== run 1 ==
==> flow/design.v (excerpt) <==
module accel_display(
	input 		          		clk,         
	input 		          		reset_n,
	input 		     [1:0]		SW,
	input 		          		data_update,
	input 		     [15:0]		data_x,
	input 		     [15:0]		data_y,
	output		     [7:0]		HEX0,
	output		     [7:0]		HEX1,
	output		     [7:0]		HEX2,
	output		     [7:0]		HEX3,
	output		reg  [3:0]		VGA_B,
	output		reg  [3:0]		VGA_G,
	output		reg          	VGA_HS,
	output		reg  [3:0]		VGA_R,
	output		reg          	VGA_VS
);
make LEC_CHECK=0 ABC_AREA=1 CAP_MARGIN=20 CORE_MARGIN=2 CORE_UTILIZATION=72 CTS_CLUSTER_SIZE=40 HOLD_SLACK_MARGIN=0.3 PLACE_DENSITY_LB_ADDON=0.07 SETUP_SLACK_MARGIN=1.25 SLEW_MARGIN=20 finish   # period 9.02 ns
run.sh (not shown) runs the stock make flow with config.mk's settings and CLKGATE_MAP_FILE=.
Run 1 | ERROR | global routing (5_1_grt)
Relative to run 1, the following input files were edited for run 2:
- clearing HOLD_SLACK_MARGIN, which used to be 0.3
- putting PLACE_DENSITY at 0.6 where nothing was set
- clearing SETUP_SLACK_MARGIN, which used to be 1.25
- clearing CTS_CLUSTER_SIZE, which used to be 40
- clearing ABC_AREA, which used to be 1
- swapping 72 for 62 in CORE_UTILIZATION
- clearing PLACE_DENSITY_LB_ADDON, which used to be 0.07
- swapping 9.02 for 8.34 in the clock period (ns, I/O delays scaled along)
Notes after the runs:
Run 2: complete, dirty (setup timing)
Sort run 2 and run 1 by effective utilization at floorplan, ascending, and run 2 comes first.
Run 2 vs. run 1: number of distinct library cell variants in the gate-level netlist after synthesis went up by 44.
Run 1 → run 2: cell area after synthesis shrank by 0.90%, pre-CTS setup slack shrank by 1.06 ns, number of instances in the synthesized netlist shrank by 894.
Looking at xor/xnor cell area share of the yosys netlist, run 2 sits above run 1.
Input-level comparison between run 3 and run 2:
- CORE_UTILIZATION now 35, was 62
- the clock period (ns, I/O delays scaled along) now 24.7, was 8.34
[summary]
- Completing all stages was not enough for run 2: its layout failed the final checks because of setup timing.
- Run 3 finished all stages; the layout is clean.
- Against run 2, run 3 reports a final cell count that is lower.
- Maximum fanout along the worst path (run 3 over run 2): increase, 12
- [compare] base=run 2 new=run 3: critical path depth lower, first-iteration DRC count lost 185.
- Between run 3 and run 2, it is run 3 whose number of clock buffers in the layout is higher, by 7.
- Last weighted congestion value of the routability-driven placer in run 3 vs run 2: down 7.6%
- The sequential share of cell area reported for run 3 is greater than that of run 2 by 3.9 points.

========
Starting RTL as in the previous note.
export LEC_CHECK = 0
export CAP_MARGIN = 20
export CELL_PAD_IN_SITES_GLOBAL_PLACEMENT = 3
export CORE_MARGIN = 2
export CORE_UTILIZATION = 40
export GPL_ROUTABILITY_DRIVEN = 0
export HOLD_SLACK_MARGIN = -0.06
export MIN_ROUTING_LAYER = met2
export PLACE_DENSITY_LB_ADDON = 0.27
export SLEW_MARGIN = 20
create_clock -name core_clock -period 20.0 [get_ports {clk}]
The first run completed with no timing, DRC or antenna violations.
Then changed:
- CELL_PAD_IN_SITES_GLOBAL_PLACEMENT: 3 -> default
- GPL_ROUTABILITY_DRIVEN: 0 -> default
- HOLD_SLACK_MARGIN: -0.06 -> default
- MIN_ROUTING_LAYER: met2 -> default
- PLACE_DENSITY: default -> 0.6
- PLACE_DENSITY_LB_ADDON: 0.27 -> default
- clock period: 20.0 -> 11.1 ns (I/O delays scaled with it)
=> Worst setup slack is worse by 3600 ps. Global-route usage shrinks by 9.7 points. Clock-buffer cell count went down by 4. Sequential share of layout area is lower by 2.1 points. Wire length falls by about 7%. Synthesized cell count is unchanged. Critical path depth increases by 1.
Then changed:
- ABC_AREA: default -> 1
- CORE_UTILIZATION: 40 -> 70
- clock period: 11.1 -> 10.1 ns (I/O delays scaled with it)
- Now the flow finished with negative setup slack left
- die size falls by well over a third
- routed wire length rises by about a fifth
- cell area is about the same
- global-route usage rises by 16 points
- setup slack loses 480 ps
- flip-flop count does not change
Then changed:
- ABC_AREA: 1 -> default
- CORE_UTILIZATION: 70 -> 54
- clock period: 10.1 -> 16.2 ns (I/O delays scaled with it)
Outcome: With this change the flow finished clean. Non-clock buffer count fell by 289. First-iteration DRC count fell by well over a third. Wire length fell by about a fifth. Via count fell by about a fifth. Hold slack is worse by 5.8 ps. Setup slack is better by 1700 ps. Register-to-register slack is better by 3800 ps. Design area fell by a little under a tenth. Global-route usage fell by 10 points.

========
Setup of wip/amber:
accel_display again, from the RTL that the note above started with.
Settings: LEC_CHECK=0, ABC_AREA=1, CAP_MARGIN=20, CORE_MARGIN=2, CORE_UTILIZATION=72, CTS_CLUSTER_DIAMETER=324, CTS_CLUSTER_SIZE=98, PLACE_DENSITY=0.43, SETUP_SLACK_MARGIN=-0.75, SLEW_MARGIN=20; clock period 8.34 ns.
wip/amber: it failed with a tool error in 5_1_grt, so there are no final results.
[inputs] wip/tundra vs wip/amber
==> flow/config.mk <==
export PLATFORM = sky130hd
export DESIGN_NAME = accel_display
export DESIGN_NICKNAME = accel_display
export VERILOG_FILES = /design/flow/design.v
export SDC_FILE = /design/flow/constraint.sdc
export NUM_CORES = 4
export LEC_CHECK = 0
export CAP_MARGIN = 20
export CORE_MARGIN = 2
export CORE_UTILIZATION = 40
export PLACE_DENSITY = 0.6
export SLEW_MARGIN = 20
==> flow/constraint.sdc <==
create_clock -name core_clock -period 20.0 [get_ports {clk}]
set_input_delay 4.0000 -clock core_clock [delete_from_list [all_inputs] [get_ports {clk}]]
set_output_delay 4.0000 -clock core_clock [all_outputs]
set_load 0.01 [all_outputs]
- Summary of wip/tundra over wip/amber: number of port buffers comparable; synthesized cell count now smaller.
- Summary of wip/tundra over wip/amber: mean instance size in the synthesized netlist went up by 24%; width of the chip grew by 33%.
- Delta(total CTS buffers, wip/tundra - wip/amber) > 0
- wip/tundra vs wip/amber: number of cells in the yosys synthesis report down in wip/tundra
- Summary of wip/tundra over wip/amber: routability-driven placement congestion ratio decreased 9.9%; share of synthesized cell area in and-or and or-and compound cells decreased 4.8 points.
- Looking at the reports, wip/tundra completed the entire flow and the layout it produced met the timing, DRC and antenna checks.
For wip/harbor, these inputs were changed with respect to wip/tundra:
-- flow/config.mk --
<<< wip/tundra, line 7
export LEC_CHECK = 0
export CAP_MARGIN = 20
export CORE_MARGIN = 2
export CORE_UTILIZATION = 40
export PLACE_DENSITY = 0.6
export SLEW_MARGIN = 20
>>> wip/harbor, line 7
export LEC_CHECK = 0
export ABC_AREA = 1
export CAP_MARGIN = 20
export CELL_PAD_IN_SITES_GLOBAL_PLACEMENT = 3
export CORE_MARGIN = 2
export CORE_UTILIZATION = 33
export CTS_CLUSTER_DIAMETER = 263
export GPL_ROUTABILITY_DRIVEN = 0
export HOLD_SLACK_MARGIN = -0.06
export MIN_ROUTING_LAYER = met2
export SETUP_SLACK_MARGIN = 1.95
export SLEW_MARGIN = 20
- wip/harbor finished end to end and its layout was clean on timing, DRC and antenna.
- wip/harbor vs wip/tundra: detailed-route via count up
- Routed wire length grows by more than a quarter when moving from wip/tundra to wip/harbor.
- Setup fix buffers added after clock tree synthesis: wip/tundra vs wip/harbor identical
- Compared with wip/tundra, wip/harbor shows number of nets in the finished design that has gone up by more than 10%.
- Horizontal die dimension: wip/harbor > wip/tundra
- Total overflow reported by the global router: wip/tundra vs wip/harbor identical
- Against wip/tundra, number of buffers outside the clock class in the layout in wip/harbor rose by a few percent.
Setup changes, wip/harbor to wip/quartz
==> flow/config.mk <==
export PLATFORM = sky130hd
export DESIGN_NAME = accel_display
export DESIGN_NICKNAME = accel_display
export VERILOG_FILES = /design/flow/design.v
export SDC_FILE = /design/flow/constraint.sdc
export NUM_CORES = 4
export LEC_CHECK = 0
export ABC_AREA = 0
export CAP_MARGIN = 0
export CELL_PAD_IN_SITES_DETAIL_PLACEMENT = 2
export CELL_PAD_IN_SITES_GLOBAL_PLACEMENT = 2
export CORE_MARGIN = 2
export CORE_UTILIZATION = 33
export CTS_CLUSTER_DIAMETER = 263
export GPL_ROUTABILITY_DRIVEN = 1
export GPL_TIMING_DRIVEN = 0
export HOLD_SLACK_MARGIN = -0.06
export MIN_ROUTING_LAYER = met2
export SETUP_SLACK_MARGIN = 1.95
export SLEW_MARGIN = 25
export TNS_END_PERCENT = 15
- From wip/harbor to wip/quartz the numbers moved as follows: inverter tally of the final layout excluding the clock network fell 31%; least setup slack across all paths after layout fell 2.23 ns; post-synth area from yosys stat fell about 0.9%; core utilization of the finished layout rose 0.98 points.
- Compared with wip/harbor, wip/quartz ends up with more cell area.
- In wip/quartz, pin count of the biggest net entering global routing is lower than in wip/harbor.
- Summary of wip/quartz over wip/harbor: initial cell density of the core has remained practically unchanged, antenna diode count now smaller.
Modified inputs, wip/cedar compared to wip/quartz
==> flow/config.mk <==
export PLATFORM = sky130hd
export DESIGN_NAME = accel_display
export DESIGN_NICKNAME = accel_display
export VERILOG_FILES = /design/flow/design.v
export SDC_FILE = /design/flow/constraint.sdc
export NUM_CORES = 4
export LEC_CHECK = 0
export CAP_MARGIN = 20
export CORE_MARGIN = 2
export CORE_UTILIZATION = 40
export PLACE_DENSITY = 0.6
export SLEW_MARGIN = 20
==> flow/constraint.sdc <==
create_clock -name core_clock -period 16.2 [get_ports {clk}]
set_input_delay 3.2400 -clock core_clock [delete_from_list [all_inputs] [get_ports {clk}]]
set_output_delay 3.2400 -clock core_clock [all_outputs]
set_load 0.01 [all_outputs]
Results
Run comparison: wip/cedar end point of the critical path HEX1[3]; wip/quartz end point of the critical path HEX2[1]. wip/cedar vs. wip/quartz: fraction of met2 tracks used by global routing has decreased; worst path required time went down.
What wip/xenon does differently from wip/cedar at the input level:
-- flow/config.mk --
<<< wip/cedar, line 7
export LEC_CHECK = 0
export CAP_MARGIN = 20
export CORE_MARGIN = 2
export CORE_UTILIZATION = 40
export PLACE_DENSITY = 0.6
>>> wip/xenon, line 7
export LEC_CHECK = 0
export ABC_AREA = 1
export CAP_MARGIN = 20
export CORE_MARGIN = 2
export CORE_UTILIZATION = 71
export CTS_CLUSTER_DIAMETER = 238
export CTS_CLUSTER_SIZE = 72
export PLACE_DENSITY = 0.6
==> flow/constraint.sdc <==
create_clock -name core_clock -period 9.11 [get_ports {clk}]
set_input_delay 1.8220 -clock core_clock [delete_from_list [all_inputs] [get_ports {clk}]]
set_output_delay 1.8220 -clock core_clock [all_outputs]
set_load 0.01 [all_outputs]
### Flow results
Tool error GRT-0232 stopped wip/xenon during 5_1_grt; no final results.
Measured against each other, wip/cedar and wip/xenon differ in compound-gate portion of the synthesized area, the lower figure coming from wip/cedar.
Looking at number of gates resized after CTS, wip/xenon sits 329 higher than wip/cedar does.
Area fraction in xor and xnor cells delta for wip/xenon relative to wip/cedar: 1.7 points lower
Quantity of hold-fixing buffers added after cts delta (wip/xenon -> wip/cedar): insignificant
Die area ends up lower on wip/xenon.

========
== run A ==
Starting RTL as in the previous note.
make LEC_CHECK=0 ABC_AREA=1 CAP_MARGIN=20 CORE_MARGIN=2 CORE_UTILIZATION=71 CTS_CLUSTER_DIAMETER=238 CTS_CLUSTER_SIZE=15 HOLD_SLACK_MARGIN=0.29 PLACE_DENSITY=0.6 SETUP_SLACK_MARGIN=2.55 SLEW_MARGIN=20 finish   # period 9.77 ns
Run A never completed; the flow aborted with a tool error in 5_1_grt.
Input-level comparison between run B and run A:
# run A
export LEC_CHECK = 0
export ABC_AREA = 1
export CAP_MARGIN = 20
export CORE_MARGIN = 2
export CORE_UTILIZATION = 71
export CTS_CLUSTER_DIAMETER = 238
export CTS_CLUSTER_SIZE = 15
export HOLD_SLACK_MARGIN = 0.29
export PLACE_DENSITY = 0.6
export SETUP_SLACK_MARGIN = 2.55
export SLEW_MARGIN = 20
create_clock -name core_clock -period 9.77 [get_ports {clk}]
# run B
export LEC_CHECK = 0
export ABC_AREA = 1
export CAP_MARGIN = 20
export CORE_MARGIN = 2
export CORE_UTILIZATION = 71
export CTS_CLUSTER_DIAMETER = 238
export CTS_CLUSTER_SIZE = 15
export HOLD_SLACK_MARGIN = 0.29
export PLACE_DENSITY = 0.6
export SLEW_MARGIN = 20
create_clock -name core_clock -period 9.77 [get_ports {clk}]
Notes after the runs:
- Compared with run A, run B degrades placed wire-length estimate.
- Higher placed instance count goes to run B over run A.
- Re CTS H-tree depth: no difference whatsoever between run B and run A.
- Run B completed end to end; final checks failed (negative setup slack).
Input changes introduced in run C (baseline for comparison: run B):
# run B
export LEC_CHECK = 0
export ABC_AREA = 1
export CAP_MARGIN = 20
export CORE_MARGIN = 2
export CORE_UTILIZATION = 71
export CTS_CLUSTER_DIAMETER = 238
export CTS_CLUSTER_SIZE = 15
export HOLD_SLACK_MARGIN = 0.29
export PLACE_DENSITY = 0.6
export SLEW_MARGIN = 20
create_clock -name core_clock -period 9.77 [get_ports {clk}]
# run C
export LEC_CHECK = 0
export ABC_AREA = 1
export CAP_MARGIN = 20
export CORE_MARGIN = 2
export CORE_UTILIZATION = 61
export CTS_CLUSTER_DIAMETER = 238
export PLACE_DENSITY = 0.6
export SLEW_MARGIN = 20
create_clock -name core_clock -period 12.4 [get_ports {clk}]
Results
Run C finished every step from synthesis to the final layout, and the layout passed the timing, DRC and antenna checks.
A standard cell with the maximum stage delay on the critical path of sky130_fd_sc_hd__clkdlybuf4s50_1 is what run C shows, while sky130_fd_sc_hd__fa_2 belongs to run B.
In the flow results for run B and run C, the register share of the cell area is larger on run C.
In run C relative to run B, pin count of the biggest net entering global routing had gone down by more than a quarter.
In run C relative to run B, critical path depth had gone up by more than 10%.
Total half-perimeter wirelength after legalization and detailed placement: run C vs run B down 4.2%
Looking only at via count, and setting everything else aside, the lower value of run B and run C goes to run C.
Final setup violation count was higher in the run labelled run B.
Maximum level of the CTS H-tree came out exactly the same in run B and run C.
> inputs changed (run C -> run D)
# run C
export LEC_CHECK = 0
export ABC_AREA = 1
export CAP_MARGIN = 20
export CORE_MARGIN = 2
export CORE_UTILIZATION = 61
export CTS_CLUSTER_DIAMETER = 238
export PLACE_DENSITY = 0.6
export SLEW_MARGIN = 20
create_clock -name core_clock -period 12.4 [get_ports {clk}]
# run D
export LEC_CHECK = 0
export ABC_AREA = 1
export CAP_MARGIN = 20
export CORE_MARGIN = 2
export CORE_UTILIZATION = 69
export CTS_CLUSTER_DIAMETER = 238
export CTS_CLUSTER_SIZE = 15
export PLACE_DENSITY = 0.6
export SLEW_MARGIN = 20
create_clock -name core_clock -period 9.77 [get_ports {clk}]
Findings:
Number of clock buffers inserted by TritonCTS down 31% in run D wrt run C. Changes observed in run D relative to run C: post-layout worst setup margin down 1.38 ns, all-layer global routing usage rose 4.9 points. Ran to the end and failed final checks on negative setup slack: run D. Compared to run C, the routing of run D uses more wire.

========
oak:
Starting RTL as in the previous note.
Settings: LEC_CHECK=0, ABC_AREA=1, CAP_MARGIN=20, CORE_MARGIN=2, CORE_UTILIZATION=70, CTS_CLUSTER_SIZE=40, PLACE_DENSITY=0.64, SLEW_MARGIN=20; clock period 9.02 ns.
oak never completed; the flow aborted with a tool error in global routing (5_1_grt).
The following lists how pine was set up differently from oak:
- a change of CORE_UTILIZATION from 70 to 72
- a deleted PLACE_DENSITY that had been 0.64
- an added SETUP_SLACK_MARGIN of -0.7
[summary]
pine ran in full, but the layout does not pass; the checks complain about setup timing. Status: oak FAILED at global routing (5_1_grt) (tool error). Number of clock sinks came out exactly the same in pine and oak. Global placement routability congestion, pine and oak: larger value in oak. For number of gates resized after CTS, dividing the value from pine by the value from oak gives 0.53. The yosys stat chip area was comparable across pine and oak. Compared to oak, pine has number of buffers inserted during clock tree synthesis 1.8% higher. oak → pine: die size decreased 2.7%; floorplan core area saw a decrease; AND-OR/OR-AND share of the synthesized area shows no meaningful change; number of cell rows dropped 1.
> inputs changed (pine -> birch)
- SETUP_SLACK_MARGIN: -0.7 -> 2.64
- PLACE_DENSITY_LB_ADDON: unset -> 0.09
- CORE_UTILIZATION: 72 -> 70
- the clock period (ns, I/O delays scaled along): 9.02 -> 9.04
## What came out
- birch: aborted in global routing (5_1_grt) (tool error)
- Taking pine as the reference, in birch final HPWL from detailed placement higher, area enclosed by the die boundary higher, global placement routability congestion lower, area after detailed placement higher, proportion of synthesized flip-flops having asynchronous set or reset roughly the same.
